Setup of red:
==> flow/design.v <==
module sdram_controller (
    wr_addr,
    wr_data,
    wr_enable,
    rd_addr,
    rd_data,
    rd_ready,
    rd_enable,
    busy, rst_n, clk,
    addr, bank_addr, data_in, data_out, data_oe, clock_enable, cs_n, ras_n, cas_n, we_n,
    data_mask_low, data_mask_high
);
parameter ROW_WIDTH = 13;
parameter COL_WIDTH = 9;
parameter BANK_WIDTH = 2;
parameter SDRADDR_WIDTH = ROW_WIDTH > COL_WIDTH ? ROW_WIDTH : COL_WIDTH;
parameter HADDR_WIDTH = BANK_WIDTH + ROW_WIDTH + COL_WIDTH;
parameter CLK_FREQUENCY = 133;   
parameter REFRESH_TIME =  32;    
parameter REFRESH_COUNT = 8192;  
localparam CYCLES_BETWEEN_REFRESH = ( CLK_FREQUENCY
                                      * 1_000
                                      * REFRESH_TIME
                                    ) / REFRESH_COUNT;
localparam IDLE      = 5'b00000;
localparam INIT_NOP1 = 5'b01000,
           INIT_PRE1 = 5'b01001,
           INIT_NOP1_1=5'b00101,
           INIT_REF1 = 5'b01010,
           INIT_NOP2 = 5'b01011,
           INIT_REF2 = 5'b01100,
           INIT_NOP3 = 5'b01101,
           INIT_LOAD = 5'b01110,
           INIT_NOP4 = 5'b01111;
localparam REF_PRE  =  5'b00001,
           REF_NOP1 =  5'b00010,
           REF_REF  =  5'b00011,
           REF_NOP2 =  5'b00100;
localparam READ_ACT  = 5'b10000,
           READ_NOP1 = 5'b10001,
           READ_CAS  = 5'b10010,
           READ_NOP2 = 5'b10011,
           READ_READ = 5'b10100;
localparam WRIT_ACT  = 5'b11000,
           WRIT_NOP1 = 5'b11001,
           WRIT_CAS  = 5'b11010,
           WRIT_NOP2 = 5'b11011;
localparam CMD_PALL = 8'b10010001,
           CMD_REF  = 8'b10001000,
           CMD_NOP  = 8'b10111000,
           CMD_MRS  = 8'b10000000,
           CMD_BACT = 8'b10011000,
           CMD_READ = 8'b10101001,
           CMD_WRIT = 8'b10100001;
input  [HADDR_WIDTH-1:0]   wr_addr;
input  [15:0]              wr_data;
input                      wr_enable;
input  [HADDR_WIDTH-1:0]   rd_addr;
output [15:0]              rd_data;
input                      rd_enable;
output                     rd_ready;
output                     busy;
input                      rst_n;
input                      clk;
output [SDRADDR_WIDTH-1:0] addr;
output [BANK_WIDTH-1:0]    bank_addr;
input  [15:0]              data_in;
output [15:0]              data_out;
output                     data_oe;
output                     clock_enable;
output                     cs_n;
output                     ras_n;
output                     cas_n;
output                     we_n;
output                     data_mask_low;
output                     data_mask_high;
reg  [HADDR_WIDTH-1:0]   haddr_r;
reg  [15:0]              wr_data_r;
reg  [15:0]              rd_data_r;
reg                      busy;
reg                      data_mask_low_r;
reg                      data_mask_high_r;
reg [SDRADDR_WIDTH-1:0]  addr_r;
reg [BANK_WIDTH-1:0]     bank_addr_r;
reg                      rd_ready_r;
wire                     data_mask_low, data_mask_high;
assign data_mask_high = data_mask_high_r;
assign data_mask_low  = data_mask_low_r;
assign rd_data        = rd_data_r;
reg [3:0] state_cnt;
reg [9:0] refresh_cnt;
reg [7:0] command;
reg [4:0] state;
reg [7:0] command_nxt;
reg [3:0] state_cnt_nxt;
reg [4:0] next;
assign {clock_enable, cs_n, ras_n, cas_n, we_n} = command[7:3];
assign bank_addr      = (state[4]) ? bank_addr_r : command[2:1];
assign addr           = (state[4] | state == INIT_LOAD) ? addr_r : { {SDRADDR_WIDTH-11{1'b0}}, command[0], 10'd0 };
assign data_out = wr_data_r;
assign data_oe  = (state == WRIT_CAS);
assign rd_ready = rd_ready_r;
always @ (posedge clk)
  if (~rst_n)
    begin
    state <= INIT_NOP1;
    command <= CMD_NOP;
    state_cnt <= 4'hf;
    haddr_r <= {HADDR_WIDTH{1'b0}};
    wr_data_r <= 16'b0;
    rd_data_r <= 16'b0;
    busy <= 1'b0;
    end
  else
    begin
    state <= next;
    command <= command_nxt;
    if (!state_cnt)
      state_cnt <= state_cnt_nxt;
    else
      state_cnt <= state_cnt - 1'b1;
    if (wr_enable)
      wr_data_r <= wr_data;
    if (state == READ_READ)
      begin
      rd_data_r <= data_in;
      rd_ready_r <= 1'b1;
      end
    else
      rd_ready_r <= 1'b0;
    busy <= state[4];
    if (rd_enable)
      haddr_r <= rd_addr;
    else if (wr_enable)
      haddr_r <= wr_addr;
    end
always @ (posedge clk)
 if (~rst_n)
   refresh_cnt <= 10'b0;
 else
   if (state == REF_NOP2)
     refresh_cnt <= 10'b0;
   else
     refresh_cnt <= refresh_cnt + 1'b1;
always @*
begin
    if (state[4])
      {data_mask_low_r, data_mask_high_r} = 2'b00;
    else
      {data_mask_low_r, data_mask_high_r} = 2'b11;
   bank_addr_r = 2'b00;
   addr_r = {SDRADDR_WIDTH{1'b0}};
   if (state == READ_ACT | state == WRIT_ACT)
     begin
     bank_addr_r = haddr_r[HADDR_WIDTH-1:HADDR_WIDTH-(BANK_WIDTH)];
     addr_r = haddr_r[HADDR_WIDTH-(BANK_WIDTH+1):HADDR_WIDTH-(BANK_WIDTH+ROW_WIDTH)];
     end
   else if (state == READ_CAS | state == WRIT_CAS)
     begin
     bank_addr_r = haddr_r[HADDR_WIDTH-1:HADDR_WIDTH-(BANK_WIDTH)];
     addr_r = {
               {SDRADDR_WIDTH-(11){1'b0}},
               1'b1,                        
               {10-COL_WIDTH{1'b0}},
               haddr_r[COL_WIDTH-1:0]
              };
     end
   else if (state == INIT_LOAD)
     begin
     addr_r = {{SDRADDR_WIDTH-10{1'b0}}, 10'b1000110000};
     end
end
always @*
begin
   state_cnt_nxt = 4'd0;
   command_nxt = CMD_NOP;
   if (state == IDLE)
        if (refresh_cnt >= CYCLES_BETWEEN_REFRESH)
          begin
          next = REF_PRE;
          command_nxt = CMD_PALL;
          end
        else if (rd_enable)
          begin
          next = READ_ACT;
          command_nxt = CMD_BACT;
          end
        else if (wr_enable)
          begin
          next = WRIT_ACT;
          command_nxt = CMD_BACT;
          end
        else
          begin
          next = IDLE;
          end
    else
      if (!state_cnt)
        case (state)
          INIT_NOP1:
            begin
            next = INIT_PRE1;
            command_nxt = CMD_PALL;
            end
          INIT_PRE1:
            begin
            next = INIT_NOP1_1;
            end
          INIT_NOP1_1:
            begin
            next = INIT_REF1;
            command_nxt = CMD_REF;
            end
          INIT_REF1:
            begin
            next = INIT_NOP2;
            state_cnt_nxt = 4'd7;
            end
          INIT_NOP2:
            begin
            next = INIT_REF2;
            command_nxt = CMD_REF;
            end
          INIT_REF2:
            begin
            next = INIT_NOP3;
            state_cnt_nxt = 4'd7;
            end
          INIT_NOP3:
            begin
            next = INIT_LOAD;
            command_nxt = CMD_MRS;
            end
          INIT_LOAD:
            begin
            next = INIT_NOP4;
            state_cnt_nxt = 4'd1;
            end
          REF_PRE:
            begin
            next = REF_NOP1;
            end
          REF_NOP1:
            begin
            next = REF_REF;
            command_nxt = CMD_REF;
            end
          REF_REF:
            begin
            next = REF_NOP2;
            state_cnt_nxt = 4'd7;
            end
          WRIT_ACT:
            begin
            next = WRIT_NOP1;
            state_cnt_nxt = 4'd1;
            end
          WRIT_NOP1:
            begin
            next = WRIT_CAS;
            command_nxt = CMD_WRIT;
            end
          WRIT_CAS:
            begin
            next = WRIT_NOP2;
            state_cnt_nxt = 4'd1;
            end
          READ_ACT:
            begin
            next = READ_NOP1;
            state_cnt_nxt = 4'd1;
            end
          READ_NOP1:
            begin
            next = READ_CAS;
            command_nxt = CMD_READ;
            end
          READ_CAS:
            begin
            next = READ_NOP2;
            state_cnt_nxt = 4'd1;
            end
          READ_NOP2:
            begin
            next = READ_READ;
            end
          default:
            begin
            next = IDLE;
            end
          endcase
      else
        begin
        next = state;
        command_nxt = command;
        end
end
endmodule
clock: 2.98 ns
lec_check: 0
cap_margin: 20
core_margin: 2
core_utilization: 64
cts_cluster_diameter: 312
cts_cluster_size: 96
place_density: 0.35
slew_margin: 20
run.sh (not shown) runs the stock make flow with config.mk's settings and CLKGATE_MAP_FILE=.
diff inputs: red => blue
--- a/flow/config.mk
+++ b/flow/config.mk
@@ -9,6 +9,5 @@
 export CORE_MARGIN = 2
-export CORE_UTILIZATION = 64
-export CTS_CLUSTER_DIAMETER = 312
-export CTS_CLUSTER_SIZE = 96
-export PLACE_DENSITY = 0.35
+export CORE_UTILIZATION = 72
+export CTS_CLUSTER_SIZE = 29
+export PLACE_DENSITY_LB_ADDON = 0.27
 export SLEW_MARGIN = 20
==> flow/constraint.sdc <==
create_clock -name core_clock -period 3.16 [get_ports {clk}]
set_input_delay 0.6320 -clock core_clock [delete_from_list [all_inputs] [get_ports {clk}]]
set_output_delay 0.6320 -clock core_clock [all_outputs]
set_load 0.01 [all_outputs]
==> comparison <==
Floorplan die area came out lower on blue than on red. Mapped cell area came out exactly the same in blue and red. Diff blue..red | count of flip-flops with a built-in enable after synthesis | unchanged. On number of ports placed on the die boundary, blue and red are neck and neck. What ended blue was a tool error in 3_3_place_gp; the run never finished. From red to blue the numbers moved as follows: number of rows in the core area decreased 6.9%, die width decreased about 5.4%.
## Diff of input files: green against blue
--- a/flow/config.mk
+++ b/flow/config.mk
@@ -9,5 +9,5 @@
 export CORE_MARGIN = 2
-export CORE_UTILIZATION = 72
-export CTS_CLUSTER_SIZE = 29
-export PLACE_DENSITY_LB_ADDON = 0.27
+export CORE_UTILIZATION = 61
+export CTS_CLUSTER_DIAMETER = 103
+export CTS_CLUSTER_SIZE = 35
 export SLEW_MARGIN = 20
==> flow/constraint.sdc <==
create_clock -name core_clock -period 2.7 [get_ports {clk}]
set_input_delay 0.5400 -clock core_clock [delete_from_list [all_inputs] [get_ports {clk}]]
set_output_delay 0.5400 -clock core_clock [all_outputs]
set_load 0.01 [all_outputs]
Notes after the runs:
- Of blue and green, only green finishes the flow clean.
- blue | ERROR | 3_3_place_gp
- Diff blue..green | share of synthesized cell area in full adder, half adder and majority cells | unchanged
- Core box area (green vs. blue) increases by more than 10%
- Reported for blue and green, synthesized netlist cell count turned out identical to the last digit.
- Higher die boundary height among blue and green: green
- In the reports for blue and green, the smaller placement row count belongs to blue.
- The die size reported for green is greater than that of blue by 17%.
The following lists how orange was set up differently from green:
--- a/flow/config.mk
+++ b/flow/config.mk
@@ -9,5 +9,6 @@
 export CORE_MARGIN = 2
-export CORE_UTILIZATION = 61
-export CTS_CLUSTER_DIAMETER = 103
-export CTS_CLUSTER_SIZE = 35
+export CORE_UTILIZATION = 72
+export CTS_CLUSTER_DIAMETER = 115
+export CTS_CLUSTER_SIZE = 46
+export PLACE_DENSITY = 0.6
 export SLEW_MARGIN = 20
==> flow/constraint.sdc <==
create_clock -name core_clock -period 3.59 [get_ports {clk}]
set_input_delay 0.7180 -clock core_clock [delete_from_list [all_inputs] [get_ports {clk}]]
set_output_delay 0.7180 -clock core_clock [all_outputs]
set_load 0.01 [all_outputs]
### Flow results
orange is listed as incomplete: the tool reported an error in 3_3_place_gp and the run ended there.
Re height of the chip: orange is 7.6% down on green.
Re post-synthesis chip area from yosys: no difference whatsoever between green and orange.
| distinct cell type count of the synthesized netlist | orange vs green | ≈ equal |
Diff green -> orange: area after synthesis has remained practically unchanged; standard cell core area down about 17%; die area decreased about 15%.
